==> v22 <==
==> flow/design.v <==
module top(
    input logic clk,         
    input logic rst,         
    output logic RGB_R,      
    output logic RGB_G,      
    output logic RGB_B       
);
    localparam CLK_FREQ = 12_000_000;  
    localparam PWM_RESOLUTION = 8;   
    localparam PWM_MAX = (1 << PWM_RESOLUTION) - 1;   
    localparam PWM_CYCLES = 256;   
    localparam DEGREES_MAX = 360;
    localparam CYCLES_PER_DEGREE = CLK_FREQ / DEGREES_MAX;   
    typedef enum logic [1:0] {
        STATE_PWM_COUNT,
        STATE_DEGREE_COUNT,
        STATE_HSV_CALC,
        STATE_PWM_OUTPUT
    } state_t;
    logic [PWM_RESOLUTION-1:0] pwm_counter;
    logic [PWM_RESOLUTION-1:0] red_pwm_value, green_pwm_value, blue_pwm_value;
    logic [31:0] degree_counter;
    logic [8:0] current_degree;
    state_t current_state;
    state_t next_state;
    always_ff @(posedge clk) begin
        if (rst) current_state <= STATE_PWM_COUNT;
        else current_state <= next_state;
    end
    always_comb begin  
        case (current_state)
            STATE_PWM_COUNT: begin
                if (degree_counter == CYCLES_PER_DEGREE - 1) begin
                    next_state = STATE_DEGREE_COUNT;
                end else begin
                    next_state = STATE_PWM_COUNT;
                end
            end
            STATE_DEGREE_COUNT: begin
                next_state = STATE_HSV_CALC;
            end
            STATE_HSV_CALC: begin
                next_state = STATE_PWM_OUTPUT;
            end
            STATE_PWM_OUTPUT: begin
                next_state = STATE_PWM_COUNT;
            end
            default: begin
                next_state = STATE_PWM_COUNT;
            end
        endcase
    end
    always_ff @(posedge clk) begin
        if (rst) begin
            pwm_counter <= 0;
            degree_counter <= 0;
            current_degree <= 0;
            red_pwm_value <= 0;
            green_pwm_value <= 0;
            blue_pwm_value <= 0;
        end else
        case (current_state)
            STATE_PWM_COUNT: begin
                pwm_counter <= pwm_counter + 1;                
                if (degree_counter == CYCLES_PER_DEGREE - 1) begin
                    degree_counter <= 0;
                end else begin
                    degree_counter <= degree_counter + 1;
                end
            end
            STATE_DEGREE_COUNT: begin
                if (current_degree == DEGREES_MAX - 1) begin
                    current_degree <= 0;
                end else begin
                    current_degree <= current_degree + 1;
                end
            end
            STATE_HSV_CALC: begin
                if (current_degree < 60) begin
                    red_pwm_value <= PWM_MAX;
                end else if (current_degree < 120) begin
                    red_pwm_value <= PWM_MAX - ((current_degree - 60) * PWM_MAX / 60);
                end else if (current_degree < 240) begin
                    red_pwm_value <= 0;
                end else if (current_degree < 300) begin
                    red_pwm_value <= (current_degree - 240) * PWM_MAX / 60;
                end else begin
                    red_pwm_value <= PWM_MAX;
                end
                if (current_degree < 60) begin
                    green_pwm_value <= current_degree * PWM_MAX / 60;
                end else if (current_degree < 180) begin
                    green_pwm_value <= PWM_MAX;
                end else if (current_degree < 240) begin
                    green_pwm_value <= PWM_MAX - ((current_degree - 180) * PWM_MAX / 60);
                end else begin
                    green_pwm_value <= 0;
                end
                if (current_degree < 120) begin
                    blue_pwm_value <= 0;
                end else if (current_degree < 180) begin
                    blue_pwm_value <= (current_degree - 120) * PWM_MAX / 60;
                end else if (current_degree < 300) begin
                    blue_pwm_value <= PWM_MAX;
                end else begin
                    blue_pwm_value <= PWM_MAX - ((current_degree - 300) * PWM_MAX / 60);
                end
            end
            STATE_PWM_OUTPUT: begin
            end
        endcase
    end
    assign RGB_R = (pwm_counter > red_pwm_value) ? 1'b1 : 1'b0;
    assign RGB_G = (pwm_counter > green_pwm_value) ? 1'b1 : 1'b0;
    assign RGB_B = (pwm_counter > blue_pwm_value) ? 1'b1 : 1'b0;
endmodule
==> flow/run.sh <==
#!/bin/bash
# the make line also repeats each setting of config.mk as NAME=value (left out here)
make -C /OpenROAD-flow-scripts/flow DESIGN_CONFIG=/design/flow/config.mk WORK_HOME=/design/flow/orfs CLKGATE_MAP_FILE= finish
==> flow/config.mk <==
export PLATFORM = sky130hd
export DESIGN_NAME = top
export DESIGN_NICKNAME = top
export VERILOG_FILES = /design/flow/design.v
export SDC_FILE = /design/flow/constraint.sdc
export NUM_CORES = 4
export LEC_CHECK = 0
export ABC_AREA = 1
export CAP_MARGIN = 20
export CORE_MARGIN = 2
export CORE_UTILIZATION = 72
export CTS_CLUSTER_DIAMETER = 398
export CTS_CLUSTER_SIZE = 98
export PLACE_DENSITY = 0.4
export SETUP_SLACK_MARGIN = 1.49
export SLEW_MARGIN = 20
==> flow/constraint.sdc <==
create_clock -name core_clock -period 5.07 [get_ports {clk}]
set_input_delay 1.0140 -clock core_clock [delete_from_list [all_inputs] [get_ports {clk}]]
set_output_delay 1.0140 -clock core_clock [all_outputs]
set_load 0.01 [all_outputs]
==> v3 (differences from v22) <==
==> flow/config.mk (replaced) <==
export PLATFORM = sky130hd
export DESIGN_NAME = top
export DESIGN_NICKNAME = top
export VERILOG_FILES = /design/flow/design.v
export SDC_FILE = /design/flow/constraint.sdc
export NUM_CORES = 4
export LEC_CHECK = 0
export CAP_MARGIN = 20
export CORE_MARGIN = 2
export CORE_UTILIZATION = 72
export PLACE_DENSITY_LB_ADDON = 0.0
export SLEW_MARGIN = 20
==> flow/constraint.sdc (replaced) <==
create_clock -name core_clock -period 11.0 [get_ports {clk}]
set_input_delay 2.2000 -clock core_clock [delete_from_list [all_inputs] [get_ports {clk}]]
set_output_delay 2.2000 -clock core_clock [all_outputs]
set_load 0.01 [all_outputs]
==> results <==
| metric | v22 | v3 |
|---|---|---|
| Core area | 0.02680 mm² | 0.02688 mm² |
| Simple-Gate Fraction of Synth Area | 23.57% | 14.08% |
| Post-synthesis instance area | 0.01958 mm² | 0.01970 mm² |
| Global placement routability congestion | 1.057 | 1.070 |
| Worst slack after detailed placement | -5481 ps | -273.8 ps |
| Area of the die | 0.02852 mm² | 0.02870 mm² |
| Yosys xor share | 5.094% | 7.195% |
| Number of cells produced by synthesis | 2,750 | 2,413 |
| Post-synthesis chip area from yosys | 0.01958 mm² | 0.01970 mm² |
| Mux area share | 0.2045% | 1.740% |
| Outcome | stopped before the end | failed layout checks |
| Last stage reached | clock tree synthesis (4_1_cts) | - |
| Violated checks | - | setup timing |
| Cell area reported after detailed placement | 0.02464 mm² | 0.02150 mm² |
| Distinct cells, synth | 61 | 108 |
| FP Util | 73.04% | 73.31% |
| Area share, top type | 23.11% | 22.96% |
| Compound-cell area share of the yosys netlist | 10.99% | 21.01% |
| Area fraction in full adders, half adders and majority gates | 38.13% | 37.94% |
| Syn Area/Cell | 7.118 µm² | 8.165 µm² |
| Post-synth seq share | 7.875% | 7.824% |
| Placed instance count | 3,574 | 2,897 |
| DIE HEIGHT | 168.9 µm | 169.4 µm |

---

==> inputs of job 4332 <==
RTL: the design.v shown in full above, as it stands there.
Settings: LEC_CHECK=0, CAP_MARGIN=20, CORE_MARGIN=2, CORE_UTILIZATION=72, CTS_CLUSTER_SIZE=10, SETUP_SLACK_MARGIN=-0.39, SLEW_MARGIN=20; clock period 11.0 ns.
run.sh (not shown) runs the stock make flow with config.mk's settings and CLKGATE_MAP_FILE=.
==> job 6358: changes against job 4332 <==
--- a/flow/config.mk
+++ b/flow/config.mk
@@ -9,5 +9,6 @@
 export CORE_MARGIN = 2
-export CORE_UTILIZATION = 72
-export CTS_CLUSTER_SIZE = 10
-export SETUP_SLACK_MARGIN = -0.39
+export CORE_UTILIZATION = 40
+export CTS_CLUSTER_DIAMETER = 180
+export CTS_CLUSTER_SIZE = 91
 export SLEW_MARGIN = 20
+export TNS_END_PERCENT = 15
==> flow/constraint.sdc (replaced) <==
create_clock -name core_clock -period 14.0 [get_ports {clk}]
set_input_delay 2.8000 -clock core_clock [delete_from_list [all_inputs] [get_ports {clk}]]
set_output_delay 2.8000 -clock core_clock [all_outputs]
set_load 0.01 [all_outputs]
==> job 7038: changes against job 4332 <==
--- a/flow/config.mk
+++ b/flow/config.mk
@@ -7,7 +7,8 @@
 export LEC_CHECK = 0
+export ABC_AREA = 1
 export CAP_MARGIN = 20
 export CORE_MARGIN = 2
-export CORE_UTILIZATION = 72
-export CTS_CLUSTER_SIZE = 10
-export SETUP_SLACK_MARGIN = -0.39
+export CORE_UTILIZATION = 66
+export CTS_CLUSTER_DIAMETER = 397
+export PLACE_DENSITY = 0.35
 export SLEW_MARGIN = 20
==> flow/constraint.sdc (replaced) <==
create_clock -name core_clock -period 9.65 [get_ports {clk}]
set_input_delay 1.9300 -clock core_clock [delete_from_list [all_inputs] [get_ports {clk}]]
set_output_delay 1.9300 -clock core_clock [all_outputs]
set_load 0.01 [all_outputs]
==> comparison <==
Power, lowest first: job 6358, job 4332, job 7038.
Against job 6358, the clock skew of job 4332 is lower by 0.0032 ns.
Job 4332 ran to the end with violations: negative setup slack. Job 7038 completed, yet does not pass: negative setup slack. Job 6358 completed with no timing, DRC or antenna violations.
Clock power: job 4332 is larger than job 6358 (38%).
Worst setup slack: job 4332 is worse than job 6358 (1.2 ns).
The lowest die size belongs to job 4332, the highest to job 6358.
Against job 4332, the global-route usage of job 7038 is lower by 1.2 points.
Between job 6358 and job 4332, the lower first-iteration DRC count is in job 6358 (gap 31%, measured against job 4332).
The lowest sequential power belongs to job 6358, the highest to job 7038.
Synthesized cell count is the same in job 6358 and job 4332.
The highest clock-buffer cell count belongs to job 4332, the lowest to job 7038.
==> figures <==
metric	job 6358	job 7038	job 4332
Outcome	finished clean	finished with violations	finished with violations
Reasons for failing layout checks	-	negative setup slack	negative setup slack
GR Util All Layers	0.230	0.401	0.413
Internal power	0.000355 W	0.000510 W	0.000464 W
Mux contribution to synthesized area	0.0174	0.00205	0.0174
FILL cells	4,923	1,601	1,735
Reg2reg start	current_degree[2]	current_degree[3]	current_degree[7]
Final Cell Area	20,800 sq um	25,600 sq um	22,100 sq um
Yosys stat cell total	2,413	2,750	2,413
Destination of the worst register-to-register timing path	blue_pwm_value[0]	red_pwm_value[0]	blue_pwm_value[1]
Area taken by multi-input logic gates	16,200 sq um	17,400 sq um	16,700 sq um
Clock network latency to the later pin of the worst-skew pair	0.35 ns	0.34 ns	0.36 ns
Clock net power	0.000219 W	0.000328 W	0.000302 W
Die Y	226 um	176 um	169 um
Reg2Reg Depth	40	82	47
Die area	51,000 sq um	31,100 sq um	28,700 sq um
FMAX	0.0772 GHz	0.0946 GHz	0.0895 GHz
First element of the critical path	current_degree[2]	current_degree[3]	current_degree[7]
Leading power group	sequential cells	clock	clock
Syn Std Cell Area	19,700 sq um	19,600 sq um	19,700 sq um
Most frequent CP cell	sky130_fd_sc_hd__inv_1	-	sky130_fd_sc_hd__buf_4
Clock distribution area overhead in the final layout	0.0127	0.0110	0.0134
Power and IR drop assume default switching activity.
